## v38
## HandwashSensor
module HandwashSensor(
    input clk,
    input reset,
    input acceptLeftHandDistance,
    input [15:0] leftHandDistance,
    input acceptLeftHandGain,
    input [7:0] leftHandGain,
    input acceptRightHandDistance,
    input [15:0] rightHandDistance,
    input acceptRightHandGain,
    input [7:0] rightHandGain,
    output waterOn
);
reg [15:0] leftHandDistanceHeld;
 always@(posedge clk)  begin
     if(reset)
         leftHandDistanceHeld <= 0;
     else if(acceptLeftHandDistance)
         leftHandDistanceHeld <= leftHandDistance;
     else
         leftHandDistanceHeld <= leftHandDistanceHeld;
 end
reg [7:0] leftHandGainHeld;
 always@(posedge clk)  begin
     if(reset)
         leftHandGainHeld <= 0;
     else if(acceptLeftHandGain)
         leftHandGainHeld <= leftHandGain;
     else
         leftHandGainHeld <= leftHandGainHeld;
 end
reg [15:0] rightHandDistanceHeld;
 always@(posedge clk)  begin
     if(reset)
         rightHandDistanceHeld <= 0;
     else if(acceptRightHandDistance)
         rightHandDistanceHeld <= rightHandDistance;
     else
         rightHandDistanceHeld <= rightHandDistanceHeld;
 end
reg [7:0] rightHandGainHeld;
 always@(posedge clk)  begin
     if(reset)
         rightHandGainHeld <= 0;
     else if(acceptRightHandGain)
         rightHandGainHeld <= rightHandGain;
     else
  ...
Size in the first run: about 1600 cells after synthesis, about 80 flip-flops, roughly 55 I/O pins.
clock: 4.44 ns
lec_check: 0
abc_area: 1
cap_margin: 20
core_margin: 2
core_utilization: 70
cts_cluster_diameter: 40
cts_cluster_size: 72
place_density: 0.66
setup_slack_margin: 0.79
slew_margin: 20
run.sh (not shown) runs the stock make flow with config.mk's settings and CLKGATE_MAP_FILE=.
The following lists how v32 was set up differently from v38:
--- a/flow/config.mk
+++ b/flow/config.mk
@@ -7,10 +7,5 @@
 export LEC_CHECK = 0
-export ABC_AREA = 1
 export CAP_MARGIN = 20
 export CORE_MARGIN = 2
-export CORE_UTILIZATION = 70
-export CTS_CLUSTER_DIAMETER = 40
-export CTS_CLUSTER_SIZE = 72
-export PLACE_DENSITY = 0.66
-export SETUP_SLACK_MARGIN = 0.79
+export CORE_UTILIZATION = 40
 export SLEW_MARGIN = 20
==> flow/constraint.sdc <==
create_clock -name core_clock -period 5.18 [get_ports {clk}]
set_input_delay 1.0360 -clock core_clock [delete_from_list [all_inputs] [get_ports {clk}]]
set_output_delay 1.0360 -clock core_clock [all_outputs]
set_load 0.01 [all_outputs]
==> results <==
Of the two values seen for launching instance or port of the critical path, rightHandGainHeld[1] was produced by v38 and leftHandGainHeld[2] by v32. Summary: with v38 as the reference, number of nets at floorplan in v32 moved down by more than 10%. From v38 to v32 the numbers moved as follows: logic share of the area rose 5.3 points; combined global-route utilization of all metal layers fell 23 points; critical path depth fell 1. v38 → v32: final critical-path setup slack higher; cell area after technology mapping lower; non-clock buffer count lower; number of cell instances on the worst register-to-register path lower. Number of clock-tree buffers in the layout for v32 is lower than for v38. Via count, v38 and v32: smaller value in v32.
## Diff of input files: v18 against v32
--- a/flow/config.mk
+++ b/flow/config.mk
@@ -9,3 +9,4 @@
 export CORE_MARGIN = 2
-export CORE_UTILIZATION = 40
+export CORE_UTILIZATION = 64
+export PLACE_DENSITY = 0.43
 export SLEW_MARGIN = 20
==> flow/constraint.sdc <==
create_clock -name core_clock -period 6.03 [get_ports {clk}]
set_input_delay 1.2060 -clock core_clock [delete_from_list [all_inputs] [get_ports {clk}]]
set_output_delay 1.2060 -clock core_clock [all_outputs]
set_load 0.01 [all_outputs]
Notes after the runs:
Group with the largest share of power: registers -> v18, the clock network -> v32. v18 has more setup slack than v32. Looking at layout clock buffer count, v18 sits above v32. In the final design statistics, v18 uses fewer standard cells in total than v32. sky130_fd_sc_hd__fa_1 as the slowest cell on the critical path was reported by v32, and sky130_fd_sc_hd__dfxtp_1 by v18. Measured against v32, the tap cell count of v18 comes out at 0.65 times the reference value. Re minimum hold slack: v32 was lower than v18. Final cycle utilization of the critical path: v18 vs v32 down 10 points. Going from v32 to v18, pin count of the biggest net entering global routing grew by 8; maximum ir drop on the vdd rail went down by about 11%; remaining global-route overflow essentially unchanged. Vias after detailed routing: v18 vs v32 up about 1.1%.
Setup changes, v18 to v39
--- a/flow/config.mk
+++ b/flow/config.mk
@@ -9,4 +9,5 @@
 export CORE_MARGIN = 2
-export CORE_UTILIZATION = 64
-export PLACE_DENSITY = 0.43
+export CORE_UTILIZATION = 72
+export CTS_CLUSTER_DIAMETER = 54
+export SETUP_SLACK_MARGIN = 0.45
 export SLEW_MARGIN = 20
==> flow/constraint.sdc <==
create_clock -name core_clock -period 5.41 [get_ports {clk}]
set_input_delay 1.0820 -clock core_clock [delete_from_list [all_inputs] [get_ports {clk}]]
set_output_delay 1.0820 -clock core_clock [all_outputs]
set_load 0.01 [all_outputs]
## What came out
- Core utilization at floorplan ends up higher on v39.
- Between v18 and v39, the flow reports static leakage power increasing slightly.
- Final cell area: v39 above v18
- Comparing v39 and v18, the lower global router's overall resource usage is on v18.
- The cell total in the yosys stat output on v39 is in line with that on v18.
- Looking at sequential power, v39 sits about 11% above v18.
- v39 vs v18: number of core rows down in v39
- [compare] base=v18 new=v39: synthesis-to-layout area growth went up by 1.7 points; final critical-path share of the clock period saw an increase; power share of the clock group increased by 4.5 points relative to the old numbers.
Changes in v33 relative to v39:
--- a/flow/config.mk
+++ b/flow/config.mk
@@ -7,3 +7,4 @@
 export LEC_CHECK = 0
-export CAP_MARGIN = 20
+export ABC_AREA = 1
+export CAP_MARGIN = 0
 export CORE_MARGIN = 2
@@ -11,2 +12,3 @@
 export CTS_CLUSTER_DIAMETER = 54
+export MAX_ROUTING_LAYER = met4
 export SETUP_SLACK_MARGIN = 0.45
==> comparison <==
Changes observed in v33 relative to v39: proportion of cell area occupied by registers now smaller, core utilization fell 3.4 points.
combinational logic as the main power-consuming group was reported by v33, and the clock network by v39.
Delta (v33 minus v39): cell count climbed about 30%; mean area per synthesized cell dropped 2.0 um^2; tally of unique sky130hd cells used after synthesis dropped 19; wire length of the first global-routing pass climbed 20%; number of cells on the critical path dropped 2.
Diff v39 -> v33 | multi-input combinational cell area | decrease of about 2.5%

========
job 101:
HandwashSensor again, from the RTL that the note above started with.
make LEC_CHECK=0 CAP_MARGIN=40 CORE_ASPECT_RATIO=1.85 CORE_MARGIN=10 CORE_UTILIZATION=40 CTS_CLUSTER_DIAMETER=73 GPL_ROUTABILITY_DRIVEN=0 HOLD_SLACK_MARGIN=0.29 MIN_ROUTING_LAYER=met1 PLACE_DENSITY=0.53 SETUP_SLACK_MARGIN=1.5 SLEW_MARGIN=0 finish   # period 7.0 ns
Input changes introduced in job 102 (baseline for comparison: job 101):
# job 101
export LEC_CHECK = 0
export CAP_MARGIN = 40
export CORE_ASPECT_RATIO = 1.85
export CORE_MARGIN = 10
export CORE_UTILIZATION = 40
export CTS_CLUSTER_DIAMETER = 73
export GPL_ROUTABILITY_DRIVEN = 0
export HOLD_SLACK_MARGIN = 0.29
export MIN_ROUTING_LAYER = met1
export PLACE_DENSITY = 0.53
export SETUP_SLACK_MARGIN = 1.5
export SLEW_MARGIN = 0
create_clock -name core_clock -period 7.0 [get_ports {clk}]
# job 102
export LEC_CHECK = 0
export CAP_MARGIN = 20
export CELL_PAD_IN_SITES_DETAIL_PLACEMENT = 1
export CORE_ASPECT_RATIO = 1.6
export CORE_MARGIN = 2
export CORE_UTILIZATION = 40
export SLEW_MARGIN = 20
create_clock -name core_clock -period 7.0 [get_ports {clk}]
## What came out
- Cmp job 102 vs job 101: slew at the pin closest to its max-slew limit higher in job 102
- Higher global-route wire length before repair was reported by job 102, not job 101.
- Against job 101, job 102 comes in 0.44 points higher on met3 global-route usage.
- Diff job 102..job 101 | cell area | negligible
- Re internal power consumption: job 102 is 8.0% up on job 101.
- On synthesized chip area reported by yosys, job 102 tracks job 101 almost exactly.
- Detailed route, job 102 vs job 101: via total higher for job 102
Changes in job 103 relative to job 102:
# job 102
export LEC_CHECK = 0
export CAP_MARGIN = 20
export CELL_PAD_IN_SITES_DETAIL_PLACEMENT = 1
export CORE_ASPECT_RATIO = 1.6
export CORE_MARGIN = 2
export CORE_UTILIZATION = 40
export SLEW_MARGIN = 20
create_clock -name core_clock -period 7.0 [get_ports {clk}]
# job 103
export LEC_CHECK = 0
export CAP_MARGIN = 20
export CORE_ASPECT_RATIO = 0.5
export CORE_MARGIN = 2
export CORE_UTILIZATION = 59
export SLEW_MARGIN = 20
create_clock -name core_clock -period 7.0 [get_ports {clk}]
## What came out
- Switching share of total power delta (job 103 -> job 102): insignificant
- Met3 wirelength from detailed routing (job 103 over job 102): increase, 600 µm
- On global-route wire length before repair, the higher figure sits with job 102, not job 103.
Input-level comparison between job 104 and job 103:
# job 103
export LEC_CHECK = 0
export CAP_MARGIN = 20
export CORE_ASPECT_RATIO = 0.5
export CORE_MARGIN = 2
export CORE_UTILIZATION = 59
export SLEW_MARGIN = 20
create_clock -name core_clock -period 7.0 [get_ports {clk}]
# job 104
export LEC_CHECK = 0
export CAP_MARGIN = 20
export CORE_MARGIN = 10
export CORE_UTILIZATION = 40
export HOLD_SLACK_MARGIN = 0.29
export PLACE_DENSITY = 0.53
export SLEW_MARGIN = 20
create_clock -name core_clock -period 7.0 [get_ports {clk}]
[summary]
Looking at the reports, job 104 completed the entire flow and the layout it produced met the timing, DRC and antenna checks.
Job 104 vs. job 103: tally of clock buffers in the finished layout now sits higher, number of CTS-inserted buffers flat.
Endpoint arrival time on the critical path, job 103 and job 104, lower one = job 103.
On instance area at placement, the higher figure sits with job 104, not job 103.
Job 103 and job 104 ended up with nearly the same required time of the critical path.
Job 104 vs. job 103: detailed-routing wirelength on met1 increased by 1.7% relative to the old numbers, post-route worst setup slack now sits lower, final clock period utilization by the worst path picked up an extra 0.52 points.
Setup changes, job 104 to job 105
# job 104
export LEC_CHECK = 0
export CAP_MARGIN = 20
export CORE_MARGIN = 10
export CORE_UTILIZATION = 40
export HOLD_SLACK_MARGIN = 0.29
export PLACE_DENSITY = 0.53
export SLEW_MARGIN = 20
create_clock -name core_clock -period 7.0 [get_ports {clk}]
# job 105
export LEC_CHECK = 0
export CAP_MARGIN = 40
export CORE_MARGIN = 10
export CORE_UTILIZATION = 40
export GPL_ROUTABILITY_DRIVEN = 0
export HOLD_SLACK_MARGIN = 0.29
export PLACE_DENSITY = 0.53
export SETUP_SLACK_MARGIN = 1.5
export SLEW_MARGIN = 20
create_clock -name core_clock -period 7.0 [get_ports {clk}]
Comparing remaining max-slew budget at the tightest pin for job 104 and job 105, the smaller number came from job 104.
The worst setup slack of job 105 falls short of that of job 104 by 26 ps.
Diff job 104 -> job 105: proportion of power drawn by the clock network now sits lower; time the worst path needs with I/O delays and setup increased by 26 ps relative to the old numbers; count of plain and timing-repair buffers grew by 3; routing usage on met3 held.
On global-route usage, job 104 and job 105 are basically level.
Looking at total power across both flows, job 105 is the stronger of the two, with job 104 trailing.
Lower part of the total power dissipated in combinational logic goes to job 104 over job 105.
On met2 layer usage reported by global route: job 105 sits above job 104.
Summed area of non-filler cells in the final layout: job 105 vs job 104 — no meaningful difference
Power is estimated from default activity; no workload was simulated.
